Setup of quartz:
==> flow/design.v <==
module PE (
    input              clk,
    input              CIM_en,
    input              STDW,  
    input              STDR,  
    input        [5:0] STD_A,  
    input        [3:0] weight_in,  
    input      [255:0] act_in,  
    output reg   [3:0] weight_out,  
    output reg  [13:0] PSUM  
);
reg  [255:0] weight;  
integer i;
always @(posedge clk) begin
    for (i = 0; i < 64; i = i+1) begin
        if (STDW && STD_A == i) begin  
            weight[4*i+3 -: 4] <= weight_in;
        end
    end
end
always@(*) begin
    weight_out = 4'b0;
    PSUM = 14'b0;
    if (STDW) begin  
    end
    else if (STDR) begin  
        weight_out = weight[4*STD_A+3 -: 4];
    end
    else begin  
        if (CIM_en) begin
            for (i = 0; i < 64; i = i+1) begin
                PSUM = PSUM + weight[4*i+3 -: 4] * act_in[4*i+3 -: 4];  
            end
        end
    end
end
endmodule
export LEC_CHECK = 0
export CAP_MARGIN = 20
export CORE_MARGIN = 2
export CORE_UTILIZATION = 72
export HOLD_SLACK_MARGIN = -0.08
export MAX_ROUTING_LAYER = met4
export SETUP_SLACK_MARGIN = -0.69
export SLEW_MARGIN = 20
create_clock -name core_clock -period 10.3 [get_ports {clk}]
run.sh (not shown) runs the stock make flow with config.mk's settings and CLKGATE_MAP_FILE=.
Although quartz finished all stages, its layout failed final checks on setup timing.
Relative to quartz, the following input files were edited for indigo:
-- flow/config.mk --
<<< quartz, line 9
export CORE_MARGIN = 2
export CORE_UTILIZATION = 72
export HOLD_SLACK_MARGIN = -0.08
export MAX_ROUTING_LAYER = met4
export SETUP_SLACK_MARGIN = -0.69
export SLEW_MARGIN = 20
>>> indigo, line 9
export CORE_MARGIN = 2
export CORE_UTILIZATION = 40
export SLEW_MARGIN = 20
==> flow/constraint.sdc <==
create_clock -name core_clock -period 20.0 [get_ports {clk}]
set_input_delay 4.0000 -clock core_clock [delete_from_list [all_inputs] [get_ports {clk}]]
set_output_delay 4.0000 -clock core_clock [all_outputs]
set_load 0.01 [all_outputs]
Findings:
Non-clock buffer count down 63% in indigo wrt quartz
On hold slack: indigo sits above quartz.
indigo: area of all placed cells without fillers 6.0% below quartz
indigo did not stop at any stage, and its layout met the timing, design-rule and antenna checks.
The number of endpoints failing setup at the final stage reported for indigo is smaller than that of quartz by 13.
Summary of indigo over quartz: signal arrival time at the worst endpoint climbed 3010 ps; wire length after detailed routing dropped 3.6%; via count dropped 14%; utilization dropped 42 points.
[inputs] onyx vs indigo
==> flow/constraint.sdc <==
create_clock -name core_clock -period 18.6 [get_ports {clk}]
set_input_delay 3.7200 -clock core_clock [delete_from_list [all_inputs] [get_ports {clk}]]
set_output_delay 3.7200 -clock core_clock [all_outputs]
set_load 0.01 [all_outputs]
## What came out
- On final hold slack, the lower figure sits with onyx, not indigo.
- onyx against indigo: total routing usage reported by global routing flat, final total negative setup slack flat.
- Compared indigo against onyx; synthesized cell count within noise.
- indigo -> onyx: number of max-cap violations delta 0, exact match
- Count of non-filler cells in the finished layout of onyx is on par with indigo.
- Of the two values seen for critical path's slowest cell, fa_1 was produced by onyx and clkdlybuf4s50_1 by indigo.
- Compared with indigo, in onyx length of routed met3 wiring lower, count of routing violations after the opening detailed-route iteration higher, total length of routed wires lower, wire length of the first global-routing pass roughly the same, final design instance area without fill roughly the same.
--- input diff onyx..cedar ---
-- flow/config.mk --
<<< onyx, line 9
export CORE_MARGIN = 2
export CORE_UTILIZATION = 40
export SLEW_MARGIN = 20
>>> cedar, line 9
export CORE_MARGIN = 2
export CORE_UTILIZATION = 72
export CTS_CLUSTER_DIAMETER = 88
export CTS_CLUSTER_SIZE = 17
export SLEW_MARGIN = 20
==> flow/constraint.sdc <==
create_clock -name core_clock -period 10.8 [get_ports {clk}]
set_input_delay 2.1600 -clock core_clock [delete_from_list [all_inputs] [get_ports {clk}]]
set_output_delay 2.1600 -clock core_clock [all_outputs]
set_load 0.01 [all_outputs]
==> comparison <==
cedar had finished all stages when the layout checks came back failing, citing setup timing. Against onyx as the reference, cedar delivers a lower relative slew slack. Cell count: cedar lower than onyx.

* * *

== willow ==
Starts from the design.v that is shown in full above.
clock: 20.0 ns
lec_check: 0
cap_margin: 40
cell_pad_in_sites_detail_placement: 2
core_margin: 3
core_utilization: 40
cts_cluster_size: 81
place_density_lb_addon: 0.21
setup_slack_margin: 0.66
slew_margin: 35
Setup changes, willow to juniper
Settings: CORE_UTILIZATION now 45, was 40; SETUP_SLACK_MARGIN no longer set, was 0.66; SLEW_MARGIN now 20, was 35; CELL_PAD_IN_SITES_DETAIL_PLACEMENT no longer set, was 2; PLACE_DENSITY_LB_ADDON no longer set, was 0.21; CAP_MARGIN now 20, was 40; CTS_CLUSTER_SIZE no longer set, was 81; CORE_MARGIN now 2, was 3; the clock period (ns, I/O delays scaled along) now 11.7, was 20.0.
==> comparison <==
The run with more routed wire is willow, not juniper.
Of willow and juniper, only willow finishes the flow clean.
Layout checks on juniper: not met. Flow itself completed; violations: setup timing.
Number of non-filler instances in the completed layout (juniper / willow): 1.06
juniper vs. willow: count of clock-net buffers in the final layout increased by about 15% relative to the old numbers, via count of the first global-routing pass decreased by 4907 relative to the old numbers.
--- input diff juniper..raven ---
Settings: CORE_UTILIZATION: 45 -> 40; PLACE_DENSITY_LB_ADDON: unset -> 0.21; SLEW_MARGIN: 20 -> 15; the clock period (ns, I/O delays scaled along): 11.7 -> 20.0.
Notes after the runs:
juniper and raven: one clean run, raven; the rest did not finish clean.
raven: finished layout cell area is about 7% lower than what juniper reported.
raven against juniper: DRC violations left barely changed; number of inserted diodes dropped 5; length of routed wiring on met1 climbed 0.62%; setup slack climbed 3.81 ns.
raven vs juniper on die area: raven is the higher one.
Delta (raven minus juniper): number of buffers outside the clock class in the layout down 519; global-route wire length before repair now sits lower; combinational gate area now smaller.
PSUM[11] as the end point of the critical path was reported by raven, and PSUM[5] by juniper.
Critical path startpoint = act_in[30]: juniper; critical path startpoint = act_in[123]: raven
The run showing the greater post-route clock period utilization is juniper.
## Diff of input files: pepper against raven
Settings: CELL_PAD_IN_SITES_DETAIL_PLACEMENT now 2, previously not set; CTS_CLUSTER_SIZE now 30, previously not set; MAX_ROUTING_LAYER now met4, previously not set; ABC_AREA now 1, previously not set; GPL_ROUTABILITY_DRIVEN now 1, previously not set; CORE_MARGIN now 3, was 2; HOLD_SLACK_MARGIN now 0.12, previously not set; CORE_ASPECT_RATIO now 1.41, previously not set; SETUP_SLACK_MARGIN now 0.66, previously not set; SLEW_MARGIN now 40, was 15.
--- outcome ---
What raven reported for number of cells in the yosys synthesis report has to be multiplied by 1.3 to get the figure for pepper. Side by side, slack of the critical path turned out lower in pepper than in raven.
Relative to pepper, the following input files were edited for maple:
Settings: HOLD_SLACK_MARGIN removed (was 0.12); CELL_PAD_IN_SITES_DETAIL_PLACEMENT removed (was 2); SLEW_MARGIN changed from 40 to 20; MAX_ROUTING_LAYER removed (was met4); GPL_ROUTABILITY_DRIVEN removed (was 1); CTS_CLUSTER_SIZE changed from 30 to 15; CORE_MARGIN changed from 3 to 2; ABC_AREA removed (was 1); TNS_END_PERCENT newly set to 15; CTS_CLUSTER_DIAMETER newly set to 100; SETUP_SLACK_MARGIN removed (was 0.66); PLACE_DENSITY_LB_ADDON changed from 0.21 to 0.09; CORE_ASPECT_RATIO changed from 1.41 to 0.5.
- maple reports a higher count of buffers not belonging to the clock network in the layout than pepper does.
- Sum of buffers and inverters on the critical path ended up 2 lower on maple than on pepper.
- The routed wirelength normalized by instance count reported for maple is smaller than that of pepper by 22%.
- Clock buffer count came out lower on maple than on pepper.

* * *

Starts from the design.v that is shown in full above.
export LEC_CHECK = 0
export CAP_MARGIN = 20
export CORE_MARGIN = 2
export CORE_UTILIZATION = 72
export MAX_ROUTING_LAYER = met4
export SLEW_MARGIN = 20
create_clock -name core_clock -period 12.2 [get_ports {clk}]
The starting point reached the layout checks and failed them: negative setup slack.
Then changed:
--- a/flow/config.mk
+++ b/flow/config.mk
@@ -9,4 +9,3 @@
 export CORE_MARGIN = 2
-export CORE_UTILIZATION = 72
-export MAX_ROUTING_LAYER = met4
+export CORE_UTILIZATION = 67
 export SLEW_MARGIN = 20
==> flow/constraint.sdc (replaced) <==
create_clock -name core_clock -period 18.6 [get_ports {clk}]
set_input_delay 3.7200 -clock core_clock [delete_from_list [all_inputs] [get_ports {clk}]]
set_output_delay 3.7200 -clock core_clock [all_outputs]
set_load 0.01 [all_outputs]
What happened: Now the flow finished clean; flip-flop count stays the same; design area is lower by 5.7%; die area is higher by 7.3%; count of clock-buffer cells in the layout is higher by 3.
Then changed:
--- a/flow/config.mk
+++ b/flow/config.mk
@@ -9,3 +9,5 @@
 export CORE_MARGIN = 2
-export CORE_UTILIZATION = 67
+export CORE_UTILIZATION = 72
+export MAX_ROUTING_LAYER = met4
+export PLACE_DENSITY = 0.65
 export SLEW_MARGIN = 20
==> flow/constraint.sdc (replaced) <==
create_clock -name core_clock -period 13.8 [get_ports {clk}]
set_input_delay 2.7600 -clock core_clock [delete_from_list [all_inputs] [get_ports {clk}]]
set_output_delay 2.7600 -clock core_clock [all_outputs]
set_load 0.01 [all_outputs]
Now the flow ran to the end with violations: negative setup slack. Sequential share of layout area goes down by 0.50 points. Synthesized cell count stays the same. Hold slack loses 0.99 ns. Count of clock-buffer cells in the layout goes down by 1.
Then changed:
--- a/flow/config.mk
+++ b/flow/config.mk
@@ -7,2 +7,3 @@
 export LEC_CHECK = 0
+export ABC_AREA = 1
 export CAP_MARGIN = 20
@@ -10,4 +11,5 @@
 export CORE_UTILIZATION = 72
-export MAX_ROUTING_LAYER = met4
-export PLACE_DENSITY = 0.65
+export CTS_CLUSTER_SIZE = 10
+export PLACE_DENSITY = 0.74
 export SLEW_MARGIN = 20
+export TNS_END_PERCENT = 5
==> flow/constraint.sdc (replaced) <==
create_clock -name core_clock -period 7.17 [get_ports {clk}]
set_input_delay 1.4340 -clock core_clock [delete_from_list [all_inputs] [get_ports {clk}]]
set_output_delay 1.4340 -clock core_clock [all_outputs]
set_load 0.01 [all_outputs]
The new run completed, yet does not pass: negative setup slack.
Final cell count climbs by 28%.
Clock-buffer cell count climbs by 7.
Global-route usage climbs by 2.1 points.
Flip-flop count is unchanged.
